// datapath
module datapath(clk, rst, sw, seg0, seg1,seg2,seg3, mem_addr, mem_wdata, mem_we, mem_rdata);
Size: roughly 3200 cells after synthesis, about 340 flip-flops, roughly 83 I/O pins, roughly 30000 sq um of cells after synthesis.
export LEC_CHECK = 0
export CAP_MARGIN = 15
export CORE_MARGIN = 10
export CORE_UTILIZATION = 21
export CTS_CLUSTER_DIAMETER = 73
export MIN_ROUTING_LAYER = met1
export PLACE_DENSITY = 0.79
export SETUP_SLACK_MARGIN = 1.27
export SLEW_MARGIN = 20
create_clock -name core_clock -period 6.02 [get_ports {clk}]
run.sh (not shown) runs the stock make flow with config.mk's settings and CLKGATE_MAP_FILE=.
The starting point reached the layout checks and failed them: negative setup slack.
Rerun with:
Settings changed: CAP_MARGIN 15 to 20, CORE_MARGIN 10 to 4, CORE_UTILIZATION 21 to 40, CTS_CLUSTER_DIAMETER 73 to not set, MIN_ROUTING_LAYER met1 to not set, PLACE_DENSITY 0.79 to not set, SETUP_SLACK_MARGIN 1.27 to 1.95.
Clock period 6.02 ns to 9.1 ns, I/O delays scaled along.
The changed run went through all stages and came out clean; routed wire length is lower by about a fifth; die area is lower by well over a third; worst hold slack gets worse by 0.026 ns; non-clock buffer count is lower by 623; clock skew is lower by 0.026 ns; setup slack gets better by 3.2 ns; synthesized cell count is unchanged; cell area is lower by about a fifth; critical path depth is higher by 1; clock-buffer cell count is lower by 3.

========
datapath again, from the RTL that the note above started with.
==> flow/design.v (excerpt) <==
module datapath(clk, rst, sw, seg0, seg1,seg2,seg3, mem_addr, mem_wdata, mem_we, mem_rdata);
make LEC_CHECK=0 CAP_MARGIN=20 CORE_MARGIN=2 CORE_UTILIZATION=72 CTS_CLUSTER_DIAMETER=348 MAX_ROUTING_LAYER=met4 PLACE_DENSITY=0.66 SETUP_SLACK_MARGIN=1.14 SLEW_MARGIN=20 finish   # period 9.3 ns
The first run aborted during global routing (5_1_grt).
Next try:
Settings changed: CELL_PAD_IN_SITES_DETAIL_PLACEMENT set to 1, CORE_UTILIZATION 72 to 40, CTS_CLUSTER_DIAMETER 348 to unset, GPL_ROUTABILITY_DRIVEN set to 0, MAX_ROUTING_LAYER met4 to unset, PLACE_DENSITY 0.66 to 0.37, SETUP_SLACK_MARGIN 1.14 to unset.
Result: This time the run produced a clean layout. Die area rises by 78%. Synthesized cell count is unchanged. Area after synthesis is unchanged.
Next try:
Settings changed: CELL_PAD_IN_SITES_DETAIL_PLACEMENT 1 to unset, CORE_UTILIZATION 40 to 72, CTS_CLUSTER_DIAMETER set to 55, GPL_ROUTABILITY_DRIVEN 0 to unset, MAX_ROUTING_LAYER set to met4, PLACE_DENSITY 0.37 to 0.65, SETUP_SLACK_MARGIN set to 1.14.
After rerunning:
- This time the run failed in global routing (5_1_grt) with GRT-0232
- die area drops by 44%
- synthesized cell count stays the same
- synthesized area stays the same
Next try:
Settings changed: CTS_CLUSTER_DIAMETER 55 to 337, CTS_CLUSTER_SIZE set to 81, PLACE_DENSITY 0.65 to unset, PLACE_DENSITY_LB_ADDON set to 0.01, SETUP_SLACK_MARGIN 1.14 to unset.
Clock period 9.3 ns to 7.78 ns, I/O delays scaled along.
The changed run failed in global routing (5_1_grt) on GRT-0232.
Synthesized cell count is unchanged.
Die area stays the same.
Area after synthesis stays the same.

========
## job 2648
Starting RTL as in the previous note.
clock: 7.93 ns
lec_check: 0
abc_area: 0
cap_margin: 20
core_aspect_ratio: 0.64
core_margin: 2
core_utilization: 72
cts_cluster_diameter: 351
max_routing_layer: met4
place_density_lb_addon: 0.01
setup_slack_margin: 2.36
slew_margin: 20
tns_end_percent: 40
Job 2648 got as far as global routing, where a tool error ended the run.
diff inputs: job 2648 => job 4435
Settings: a change of CORE_UTILIZATION from 72 to 65; a deleted CORE_ASPECT_RATIO that had been 0.64; a deleted TNS_END_PERCENT that had been 40; a deleted CTS_CLUSTER_DIAMETER that had been 351; a change of SETUP_SLACK_MARGIN from 2.36 to 1.14; a deleted ABC_AREA that had been 0; a deleted PLACE_DENSITY_LB_ADDON that had been 0.01; a change of the clock period (ns, I/O delays scaled along) from 7.93 to 9.3.
Findings:
Comparing job 2648 against job 4435, there is no change at all in post-synthesis adder-cell area fraction.
Taking job 2648 as the reference, in job 4435 chip area in the Yosys report has remained practically unchanged, height of the chip higher, synthesized area has remained practically unchanged, floorplan row count went up by about 32%, setup slack at placement went up by 1040 ps.
Summary of job 2648 and job 4435: one run falls short of a clean finish, namely job 2648.
Job 2648: ODB-0269 in global routing -> run aborted
Taking job 2648 over job 4435, the die size ratio works out to 0.905.
Compared with job 2648, job 4435 shows a lower final RePlAce weighted congestion.
Job 4435: chip width lower than job 2648
Compared with job 2648, job 4435 shows placeable core region higher by about 11%.
On post-CTS setup buffer count: between job 2648 and job 4435, it ends up lower for job 2648.
Inputs modified between job 4435 and job 7601:
Settings: putting PLACE_DENSITY at 0.66 where nothing was set; putting CTS_CLUSTER_DIAMETER at 59 where nothing was set; swapping 65 for 70 in CORE_UTILIZATION.
Notes after the runs:
[compare] base=job 4435 new=job 7601: maximum clock frequency lost 2.3%; clock skew dropped 5.8 ps; count of antenna diodes in the layout went up 17; via count climbed 3.9%.

========
Starting RTL as in the previous note.
make LEC_CHECK=0 CAP_MARGIN=20 CORE_MARGIN=2 CORE_UTILIZATION=64 PLACE_DENSITY_LB_ADDON=0.08 SETUP_SLACK_MARGIN=-0.45 SLEW_MARGIN=20 finish   # period 8.86 ns
The baseline completed and failed the layout checks on negative setup slack.
Then changed:
Settings changed: CORE_MARGIN 2 to 4, CORE_UTILIZATION 64 to 40, PLACE_DENSITY_LB_ADDON 0.08 to default, SETUP_SLACK_MARGIN -0.45 to default.
Clock period 8.86 ns to 9.1 ns, I/O delays scaled along.
Outcome: The new run finished clean. First-iteration DRC count shrinks by 31%. Count of clock-buffer cells in the layout grows by 3. Clock skew is about the same. Routed wire length shrinks by 1.1%. Flip-flop count is unchanged.

========
datapath again, from the RTL that the note above started with.
clock: 9.3 ns
lec_check: 0
abc_area: 1
cap_margin: 20
cell_pad_in_sites_detail_placement: 1
cell_pad_in_sites_global_placement: 3
core_aspect_ratio: 1.12
core_margin: 2
core_utilization: 20
cts_cluster_diameter: 319
gpl_routability_driven: 0
gpl_timing_driven: 0
hold_slack_margin: 0.1
max_routing_layer: met4
min_routing_layer: met2
place_density: 0.37
slew_margin: 20
tns_end_percent: 20
The starting point completed without violations.
==> next run, changes <==
Settings changed: ABC_AREA 1 to unset, CELL_PAD_IN_SITES_DETAIL_PLACEMENT 1 to unset, CELL_PAD_IN_SITES_GLOBAL_PLACEMENT 3 to unset, CORE_ASPECT_RATIO 1.12 to unset, CORE_UTILIZATION 20 to 72, CTS_CLUSTER_DIAMETER 319 to 55, GPL_ROUTABILITY_DRIVEN 0 to unset, GPL_TIMING_DRIVEN 0 to unset, HOLD_SLACK_MARGIN 0.1 to unset, MIN_ROUTING_LAYER met2 to unset, PLACE_DENSITY 0.37 to unset, PLACE_DENSITY_LB_ADDON set to 0.2, SETUP_SLACK_MARGIN set to 1.14, TNS_END_PERCENT 20 to unset.
The changed run failed in global routing (GRT-0232).
Die area goes down by 72%.
Area after synthesis fell by 0.78%.
Synthesized cell count goes down by about 20%.

========
build 25:
datapath again, from the RTL that the note above started with.
clock: 3.48 ns
lec_check: 0
abc_area: 1
cap_margin: 20
core_aspect_ratio: 0.5
core_margin: 2
core_utilization: 72
cts_cluster_diameter: 372
cts_cluster_size: 99
hold_slack_margin: -0.09
place_density: 0.4
setup_slack_margin: 0.74
slew_margin: 20
Build 25 did not finish; a tool error ended it in 4_1_cts.
#### Input delta (build 81 over build 25)
# build 25
export LEC_CHECK = 0
export ABC_AREA = 1
export CAP_MARGIN = 20
export CORE_ASPECT_RATIO = 0.5
export CORE_MARGIN = 2
export CORE_UTILIZATION = 72
export CTS_CLUSTER_DIAMETER = 372
export CTS_CLUSTER_SIZE = 99
export HOLD_SLACK_MARGIN = -0.09
export PLACE_DENSITY = 0.4
export SETUP_SLACK_MARGIN = 0.74
export SLEW_MARGIN = 20
create_clock -name core_clock -period 3.48 [get_ports {clk}]
# build 81
export LEC_CHECK = 0
export CAP_MARGIN = 20
export CORE_MARGIN = 4
export CORE_UTILIZATION = 59
export CTS_CLUSTER_SIZE = 99
export SLEW_MARGIN = 20
create_clock -name core_clock -period 4.22 [get_ports {clk}]
## What came out
Build 81 | ERROR | 5_1_grt. Of build 25 and build 81, build 81 shows the lower chip area estimate from yosys synthesis, with build 25 above it. Area enclosed by the die boundary is higher on build 81. From build 25 to build 81 the numbers moved as follows: per-instance average area after synthesis rose about 23%; die boundary height rose 57%. From build 25 to build 81 the numbers moved as follows: synthesized cell count fell 768; sequential-to-total area share from yosys stat climbed 0.23 points. Build 81 vs build 25, cell count in the Yosys report went down by 768. Side by side, synthesized net count turned out lower in build 81 than in build 25. The XOR/XNOR share of the synthesized area reported for build 81 is greater than that of build 25 by 0.42 points.
What build 93 does differently from build 81 at the input level:
# build 81
export LEC_CHECK = 0
export CAP_MARGIN = 20
export CORE_MARGIN = 4
export CORE_UTILIZATION = 59
export CTS_CLUSTER_SIZE = 99
export SLEW_MARGIN = 20
create_clock -name core_clock -period 4.22 [get_ports {clk}]
# build 93
export LEC_CHECK = 0
export CAP_MARGIN = 20
export CORE_MARGIN = 4
export CORE_UTILIZATION = 40
export SLEW_MARGIN = 20
create_clock -name core_clock -period 9.3 [get_ports {clk}]
[summary]
Build 93 completed end to end with timing, DRC and antenna clean.
Against build 81, build 93 reports a number of buffers inserted to repair setup after CTS that is lower.
The floorplan core density number comes out lower for build 93 vs build 81.
Cmp build 81 and build 93 / vertical die size / lower: build 81
Going from build 81 to build 93, placement-stage cell area shrank by more than 10%.
Build 93 vs. build 81: pre-CTS setup slack went up by 4300 ps.
Build 93 vs build 81 on full die area: build 93 is the higher one.
Inputs modified between build 93 and build 63:
# build 93
export LEC_CHECK = 0
export CAP_MARGIN = 20
export CORE_MARGIN = 4
export CORE_UTILIZATION = 40
export SLEW_MARGIN = 20
create_clock -name core_clock -period 9.3 [get_ports {clk}]
# build 63
export LEC_CHECK = 0
export CAP_MARGIN = 20
export CORE_MARGIN = 2
export CORE_UTILIZATION = 72
export CTS_CLUSTER_DIAMETER = 269
export HOLD_SLACK_MARGIN = -0.1
export MAX_ROUTING_LAYER = met4
export SETUP_SLACK_MARGIN = 1.14
export SLEW_MARGIN = 20
create_clock -name core_clock -period 9.3 [get_ports {clk}]
[summary]
Among build 93 and build 63, the run that stopped before the end is build 63, and it is the only one.
Build 63 — placed instance count 12% lower, build 93 as reference
Build 93 -> build 63: area share of xor/xnor cells in the synthesized design delta 0, exact match
Diff build 63..build 93 | number of I/O pins | unchanged
What build 93 reported for floorplan die height has to be multiplied by 0.74 to get the figure for build 63.
Die area: build 63 vs build 93 down 36000 sq um
In build 63 the core region area turned out about 44% lower than in build 93.
Going from build 93 to build 63, the number of cells upsized or downsized after cts was found to have gone up by 174.
Comparing build 63 and build 93, the higher number of cell rows is on build 93.
